v41:
Design ULA_LCD, start of the top module:
module ULA_LCD(clk, rst, rs, rw, en, dados, SOMA, SUBT, MULT, IGUAL, A, B, sinalA, sinalB);
Size: ~200 flip-flops, ~35 I/O pins, ~60000 um2 of cells after synthesis.
Settings: LEC_CHECK=0, CAP_MARGIN=20, CORE_MARGIN=2, CORE_UTILIZATION=40, SLEW_MARGIN=20; clock period 114.0 ns.
run.sh (not shown) runs the stock make flow with config.mk's settings and CLKGATE_MAP_FILE=.
For v11, these inputs were changed with respect to v41:
Settings: a change of CORE_UTILIZATION from 40 to 66; a change of the clock period (ns, I/O delays scaled along) from 114.0 to 96.2.
[summary]
- Comparing number of buffers created by CTS for v41 and v11, the smaller number came from v11.
- The critical path's largest stage delay of v41 and that of v11 are within noise of each other.
- Relative to v41, the actual transition at the worst max-transition pin of v11 is higher by 0.24 ns.
diff inputs: v11 => v17
Settings: CORE_UTILIZATION: 66 -> 71; the clock period (ns, I/O delays scaled along): 96.2 -> 126.0.
Results
- In terms of insertion delay to the later sink of the worst-skew pair, v11 and v17 differ only marginally.
- Comparing v11 against v17, there is no change at all in synthesized cell count.
- Changes observed in v17 relative to v11: via count decreased by 2392 relative to the old numbers, global-route usage increased by 2.0 points relative to the old numbers, area share of and-or/or-and cells after synthesis closely matched the old numbers.
- Clock input transition at the sequential cells of the worst setup and hold paths: v17 vs v11 — no meaningful difference
- When v17 is measured against v11, its worst endpoint data arrival time turns out 23.99 ns higher.
- Compared with v11, in v17 maximum number of pins on one net before global-route repair rose by 14, finished layout cell area fell by 7.5%.
The following lists how v1 was set up differently from v17:
Settings: ABC_AREA now 1, previously not set; MAX_ROUTING_LAYER now met4, previously not set; CTS_CLUSTER_DIAMETER now 230, previously not set; the clock period (ns, I/O delays scaled along) now 63.4, was 126.0.
--- outcome ---
Of v17 and v1, just one finished clean: v17.
v1 did not finish: a tool error stopped it during 5_1_grt.
The final RePlAce weighted congestion reported for v1 is greater than that of v17 by 19%.
For overall die height, dividing the value from v17 by the value from v1 gives 0.946.
Mean instance size in the synthesized netlist (v17 / v1): 1.3
In the flow results for v17 and v1, the adder and majority gate portion of the synthesized area is larger on v17.
Area reported by Yosys stat (v1 over v17): increase, 12%
Modified inputs, v26 compared to v1
Settings: swapping 71 for 46 in CORE_UTILIZATION; clearing CTS_CLUSTER_DIAMETER, which used to be 230; clearing MAX_ROUTING_LAYER, which used to be met4; clearing ABC_AREA, which used to be 1; swapping 63.4 for 114.0 in the clock period (ns, I/O delays scaled along).
Notes after the runs:
- No stage failed in v26, and the final checks on the layout all came back clean.
- Quantity of gates resized following cts | v26 below v1
- A top logic cell family in the synthesized netlist of simple AND/OR/NAND/NOR gates is what v1 shows, while AND-OR/OR-AND gates belongs to v26.
- Of v1 and v26, the lower pre-CTS setup slack belongs to v1.
- v26 vs v1 — x dimension of the die climbed by more than 10%
- On die outline area: between v1 and v26, it ends up higher for v26.
- The Yosys chip area in v26 sits about 11% below the value recorded for v1.
- | total CTS buffers | higher: v26 |
- Cell count in the Yosys report (lower): v26
Relative to v26, the following input files were edited for v10:
Settings: CORE_UTILIZATION now 40, was 46; SETUP_SLACK_MARGIN now 5.0, previously not set.
Notes after the runs:
- Compared with v26, in v10 depth of the critical timing path with buffers and inverters included now sits at about the same level, arrival time of the worst setup path saw a decrease.

---

ULA_LCD again, from the RTL that the note above started with.
clock: 63.4 ns
lec_check: 0
abc_area: 1
cap_margin: 15
core_margin: 2
core_utilization: 71
max_routing_layer: met4
slew_margin: 20
The starting point aborted during global routing (5_1_grt), error GRT-0116.
==> next run, changes <==
CAP_MARGIN = 20   (was 15)
CORE_UTILIZATION = 72   (was 71)
MAX_ROUTING_LAYER = unset   (was met4)
clock period = 126.0 ns   (was 63.4 ns; I/O delays follow)
With this change the flow finished with timing, DRC and antenna clean.
Synthesized cell count is unchanged.
Die size decreases by about 1.4%.
Synthesized area is unchanged.
==> next run, changes <==
CTS_CLUSTER_DIAMETER = 226   (was unset)
CTS_CLUSTER_SIZE = 32   (was unset)
MAX_ROUTING_LAYER = met4   (was unset)
clock period = 66.6 ns   (was 126.0 ns; I/O delays follow)
This time the run stopped in global routing (5_1_grt) on GRT-0116.
Die size does not change.
Synthesized area is unchanged.
Synthesized cell count does not change.
==> next run, changes <==
ABC_AREA = unset   (was 1)
CTS_CLUSTER_DIAMETER = unset   (was 226)
CTS_CLUSTER_SIZE = 55   (was 32)
MAX_ROUTING_LAYER = unset   (was met4)
clock period = 75.7 ns   (was 66.6 ns; I/O delays follow)
Result:
- The changed run died in global routing (5_1_grt) on GRT-0116
- area after synthesis falls by 11%
- synthesized cell count falls by 29%
- die area falls by about 10%
==> next run, changes <==
CTS_CLUSTER_DIAMETER = 229   (was unset)
PLACE_DENSITY_LB_ADDON = 0.2   (was unset)
clock period = 71.4 ns   (was 75.7 ns; I/O delays follow)
Effect:
- This time the run never finished: it broke off in clock tree synthesis (4_1_cts)
- synthesized cell count stays the same
- die area does not change
- area after synthesis does not change

---

Starting RTL as in the previous note.
clock: 75.7 ns
lec_check: 0
cap_margin: 5
core_margin: 2
core_utilization: 72
cts_cluster_diameter: 42
cts_cluster_size: 55
max_routing_layer: met4
slew_margin: 20
The starting point aborted during 5_1_grt, error GRT-0116.
==> next run, changes <==
CAP_MARGIN = 20   (was 5)
CORE_UTILIZATION = 65   (was 72)
CTS_CLUSTER_DIAMETER = default   (was 42)
CTS_CLUSTER_SIZE = default   (was 55)
clock period = 90.9 ns   (was 75.7 ns; I/O delays follow)
What happened:
- This time the run reached the layout checks and failed them: negative setup slack
- die size rose by about 10%
- area after synthesis is unchanged
- synthesized cell count stays the same
==> next run, changes <==
CORE_UTILIZATION = 57   (was 65)
MAX_ROUTING_LAYER = default   (was met4)
clock period = 95.6 ns   (was 90.9 ns; I/O delays follow)
After rerunning:
- The changed run finished clean
- clock-buffer cell count shrinks by 2
- worst hold slack hardly moves
- worst setup slack gets better by 4.4 ns
- non-clock buffer count shrinks by 165
- global-route usage shrinks by 6.9 points
